==> inputs of run a <==
==> flow/design.v <==
module pow_5_pipe
(
    input             clock,
    input      [17:0] n,
    output reg [17:0] n_pow_5
);
    reg [17:0] n_1, n_2, n_3;
    reg [17:0] n_pow_2, n_pow_3, n_pow_4;
    always @(posedge clock)
    begin
        n_1 <= n;
        n_2 <= n_1;
        n_3 <= n_2;
        n_pow_2 <= n * n;
        n_pow_3 <= n_pow_2 * n_1;
        n_pow_4 <= n_pow_3 * n_2;
        n_pow_5 <= n_pow_4 * n_3;
    end
endmodule
==> flow/run.sh <==
#!/bin/bash
# the make line also repeats each setting of config.mk as NAME=value (left out here)
make -C /OpenROAD-flow-scripts/flow DESIGN_CONFIG=/design/flow/config.mk WORK_HOME=/design/flow/orfs CLKGATE_MAP_FILE= finish
==> flow/config.mk <==
export PLATFORM = sky130hd
export DESIGN_NAME = pow_5_pipe
export DESIGN_NICKNAME = pow_5_pipe
export VERILOG_FILES = /design/flow/design.v
export SDC_FILE = /design/flow/constraint.sdc
export NUM_CORES = 4
export LEC_CHECK = 0
export ABC_AREA = 0
export CAP_MARGIN = 40
export CORE_MARGIN = 2
export CORE_UTILIZATION = 38
export PLACE_DENSITY = 0.68
export SETUP_SLACK_MARGIN = 0.19
export SLEW_MARGIN = 20
==> flow/constraint.sdc <==
create_clock -name core_clock -period 4.34 [get_ports {clock}]
set_input_delay 0.8680 -clock core_clock [delete_from_list [all_inputs] [get_ports {clock}]]
set_output_delay 0.8680 -clock core_clock [all_outputs]
set_load 0.01 [all_outputs]
==> run b (differences from run a) <==
- CAP_MARGIN: 40 -> 30
- CORE_UTILIZATION: 38 -> 58
- SLEW_MARGIN: 20 -> 0
==> run c (differences from run a) <==
- ABC_AREA: 0 -> unset
- CAP_MARGIN: 40 -> 20
- CORE_UTILIZATION: 38 -> 40
- PLACE_DENSITY: 0.68 -> unset
- SETUP_SLACK_MARGIN: 0.19 -> unset
==> flow/constraint.sdc (replaced) <==
create_clock -name core_clock -period 6.23 [get_ports {clock}]
set_input_delay 1.2460 -clock core_clock [delete_from_list [all_inputs] [get_ports {clock}]]
set_output_delay 1.2460 -clock core_clock [all_outputs]
set_load 0.01 [all_outputs]
==> run d (differences from run a) <==
- ABC_AREA: 0 -> unset
- CAP_MARGIN: 40 -> 20
- CORE_UTILIZATION: 38 -> 65
- PLACE_DENSITY: 0.68 -> unset
- SETUP_SLACK_MARGIN: 0.19 -> unset
==> flow/constraint.sdc (replaced) <==
create_clock -name core_clock -period 5.23 [get_ports {clock}]
set_input_delay 1.0460 -clock core_clock [delete_from_list [all_inputs] [get_ports {clock}]]
set_output_delay 1.0460 -clock core_clock [all_outputs]
set_load 0.01 [all_outputs]
==> results <==
- In flip-flop count, run c and run d do not differ.
- Of run d and run a, run d has the higher worst setup slack (gap 840 ps).
- Run b completed and failed the layout checks on setup timing. Run c went through all stages and came out clean. Run a finished with setup timing left. Run d finished but failed the layout checks on setup timing.
- The highest hold slack belongs to run d, the lowest to run c.
- Of run d and run a, run a has the higher design area (gap 11%, measured against run a).
- In run b the critical path depth is higher than in run d, by 6.

========
==> job 8564 <==
RTL: the design.v shown in full above, as it stands there.
Settings: LEC_CHECK=0, CAP_MARGIN=0, CORE_MARGIN=2, CORE_UTILIZATION=72, CTS_CLUSTER_DIAMETER=210, PLACE_DENSITY_LB_ADDON=0.02, SETUP_SLACK_MARGIN=-0.36, SLEW_MARGIN=20; clock period 4.31 ns.
run.sh (not shown) runs the stock make flow with config.mk's settings and CLKGATE_MAP_FILE=.
==> job 9850 (differences from job 8564) <==
ABC_AREA = 1   (was not set)
CAP_MARGIN = 20   (was 0)
CTS_CLUSTER_DIAMETER = not set   (was 210)
PLACE_DENSITY_LB_ADDON = not set   (was 0.02)
SETUP_SLACK_MARGIN = not set   (was -0.36)
==> flow/constraint.sdc (replaced) <==
create_clock -name core_clock -period 4.27 [get_ports {clock}]
set_input_delay 0.8540 -clock core_clock [delete_from_list [all_inputs] [get_ports {clock}]]
set_output_delay 0.8540 -clock core_clock [all_outputs]
set_load 0.01 [all_outputs]
==> job 5623 (differences from job 8564) <==
SETUP_SLACK_MARGIN = 0.26   (was -0.36)
==> flow/constraint.sdc (replaced) <==
create_clock -name core_clock -period 5.23 [get_ports {clock}]
set_input_delay 1.0460 -clock core_clock [delete_from_list [all_inputs] [get_ports {clock}]]
set_output_delay 1.0460 -clock core_clock [all_outputs]
set_load 0.01 [all_outputs]
==> flow_summary.yaml <==
# yosys + openroad results
status:
  status: "complete, but fails checks"
  so.violations: "setup timing"
layout:
  largest_class: "logic gates"
  fin_area_um2: 25100
  regArea_um2: 2600
grt:
  use_met2: 0.680
  grt.total_usage: 0.369
  grtUsageMet1: 0.401
worst_hold_path:
  hold_start: "n_2[16]"
timing:
  maxSlewViolCount: 0
  final-setup-viol-count: 1
  fin_ws_ns: -0.0606
The numbers above come from job 5623.

==> flow_summary.yaml <==
# yosys + openroad results
status:
  status: "stopped before the end"
  stop_stage: "5_1_grt"
  error_line: "[ERROR GRT-0232] Routing congestion too high. Check the congestion heatmap in the GUI."
logic_synthesis:
  syn_avg_cell_area_um2: 7.62
  xor_share: 0.0367
  synth.comb.largest_family: "adder cells"
  synth-edff-count: 0
  ys_sh_aoi: 0.0230
  ys.warnings.count: 1
  yosys-mux-area-fraction: 0
  async_reset_ff_frac: 0
grt:
  met3_usage: 0.605
  grt.total_usage: 0.760
  grtUsageMet1: 0.729
  use_met2: 0.945
floorplan:
  core_um2: 30800
  fp_util: 0.736
  die-area_um2: 32900
clock_tree:
  clk_path_buf_depth: 2
placed_design:
  dp_hpwl_um: 46200
The numbers above come from job 9850.

==> flow_summary.yaml <==
# yosys + openroad results
grt:
  grt.total_usage: 0.404
  use_met2: 0.744
  grt_pass1_vias: 19400
  grtUsageMet1: 0.440
layout:
  fin_area_um2: 26400
  largest_class: "logic gates"
  regArea_um2: 2590
timing:
  grt_setup_unrepaired: "yes"
  fin_ws_ns: -0.859
  final-setup-viol-count: 35
status:
  so.violations: "setup timing"
  status: "complete, but fails checks"
logic_synthesis:
  ys_sh_aoi: 0.0318
critical_path:
  r2r_end: "n_pow_3[17]"
worst_hold_path:
  hold_start: "n_1[16]"
The numbers above come from job 8564.


========
==> run Z: inputs <==
Starts from the design.v that is shown in full above.
clock: 6.4 ns
lec_check: 0
cap_margin: 20
core_margin: 2
core_utilization: 40
cts_cluster_diameter: 393
cts_cluster_size: 100
slew_margin: 20
tns_end_percent: 25
==> run C: changes against run Z <==
Settings changed: CTS_CLUSTER_DIAMETER 393 to unset, CTS_CLUSTER_SIZE 100 to unset, MAX_ROUTING_LAYER set to met4, SETUP_SLACK_MARGIN set to 1.39, TNS_END_PERCENT 25 to unset.
==> run Y: changes against run Z <==
Settings changed: CTS_CLUSTER_DIAMETER 393 to unset, CTS_CLUSTER_SIZE 100 to unset, GPL_TIMING_DRIVEN set to 0, PLACE_DENSITY_LB_ADDON set to 0.09, SETUP_SLACK_MARGIN set to 0.51, SLEW_MARGIN 20 to 25, TNS_END_PERCENT 25 to unset.
==> run B: changes against run Z <==
Settings changed: ABC_AREA set to 1, CORE_ASPECT_RATIO set to 1.43, CORE_UTILIZATION 40 to 72, CTS_CLUSTER_DIAMETER 393 to unset, CTS_CLUSTER_SIZE 100 to 10, TNS_END_PERCENT 25 to unset.
==> flow/constraint.sdc (replaced) <==
create_clock -name core_clock -period 4.27 [get_ports {clock}]
set_input_delay 0.8540 -clock core_clock [delete_from_list [all_inputs] [get_ports {clock}]]
set_output_delay 0.8540 -clock core_clock [all_outputs]
set_load 0.01 [all_outputs]
==> notes <==
Run C went through all stages and came out clean. Run Z ran to the end with no violations. Run Y went through all stages and came out clean. Run B did not get past 5_1_grt with GRT-0232.
Between run Z and run C, the lower critical path depth is in run C (gap 1).
Between run Z and run B, the lower area after synthesis is in run Z (gap about 7%, measured against run B).
In run Y the final cell count is smaller than in run C, by about 0.5%.
Via count: run Z < run Y < run C.

========
==> branch garnet: inputs <==
Starts from the design.v that is shown in full above.
export LEC_CHECK = 0
export CAP_MARGIN = 20
export CORE_ASPECT_RATIO = 0.57
export CORE_MARGIN = 2
export CORE_UTILIZATION = 40
export MAX_ROUTING_LAYER = met4
export MIN_ROUTING_LAYER = met2
export SETUP_SLACK_MARGIN = 1.39
export SLEW_MARGIN = 20
export TNS_END_PERCENT = 90
create_clock -name core_clock -period 11.2 [get_ports {clock}]
==> inputs of branch lagoon, as changes to branch garnet <==
Settings changed: CORE_ASPECT_RATIO 0.57 to not set, CORE_UTILIZATION 40 to 72, CTS_CLUSTER_SIZE set to 50, MIN_ROUTING_LAYER met2 to not set, PLACE_DENSITY set to 0.66, SETUP_SLACK_MARGIN 1.39 to not set, TNS_END_PERCENT 90 to not set.
==> flow/constraint.sdc (replaced) <==
create_clock -name core_clock -period 4.38 [get_ports {clock}]
set_input_delay 0.8760 -clock core_clock [delete_from_list [all_inputs] [get_ports {clock}]]
set_output_delay 0.8760 -clock core_clock [all_outputs]
set_load 0.01 [all_outputs]
==> inputs of branch delta, as changes to branch garnet <==
Settings changed: CORE_ASPECT_RATIO 0.57 to not set, CTS_CLUSTER_DIAMETER set to 212, CTS_CLUSTER_SIZE set to 100, MAX_ROUTING_LAYER met4 to not set, MIN_ROUTING_LAYER met2 to not set, SETUP_SLACK_MARGIN 1.39 to not set, TNS_END_PERCENT 90 to 25.
==> flow/constraint.sdc (replaced) <==
create_clock -name core_clock -period 6.4 [get_ports {clock}]
set_input_delay 1.2800 -clock core_clock [delete_from_list [all_inputs] [get_ports {clock}]]
set_output_delay 1.2800 -clock core_clock [all_outputs]
set_load 0.01 [all_outputs]
==> comparison <==
Branch garnet passed the timing, DRC and antenna checks. Branch delta finished clean. Branch lagoon aborted during 5_1_grt. In branch garnet the register-to-register slack is higher than in branch delta, by 3.9 ns. Of branch garnet and branch delta, branch delta has the higher final area (gap about 1.2%, measured against branch delta). In cell count, branch delta and branch garnet hardly differ.
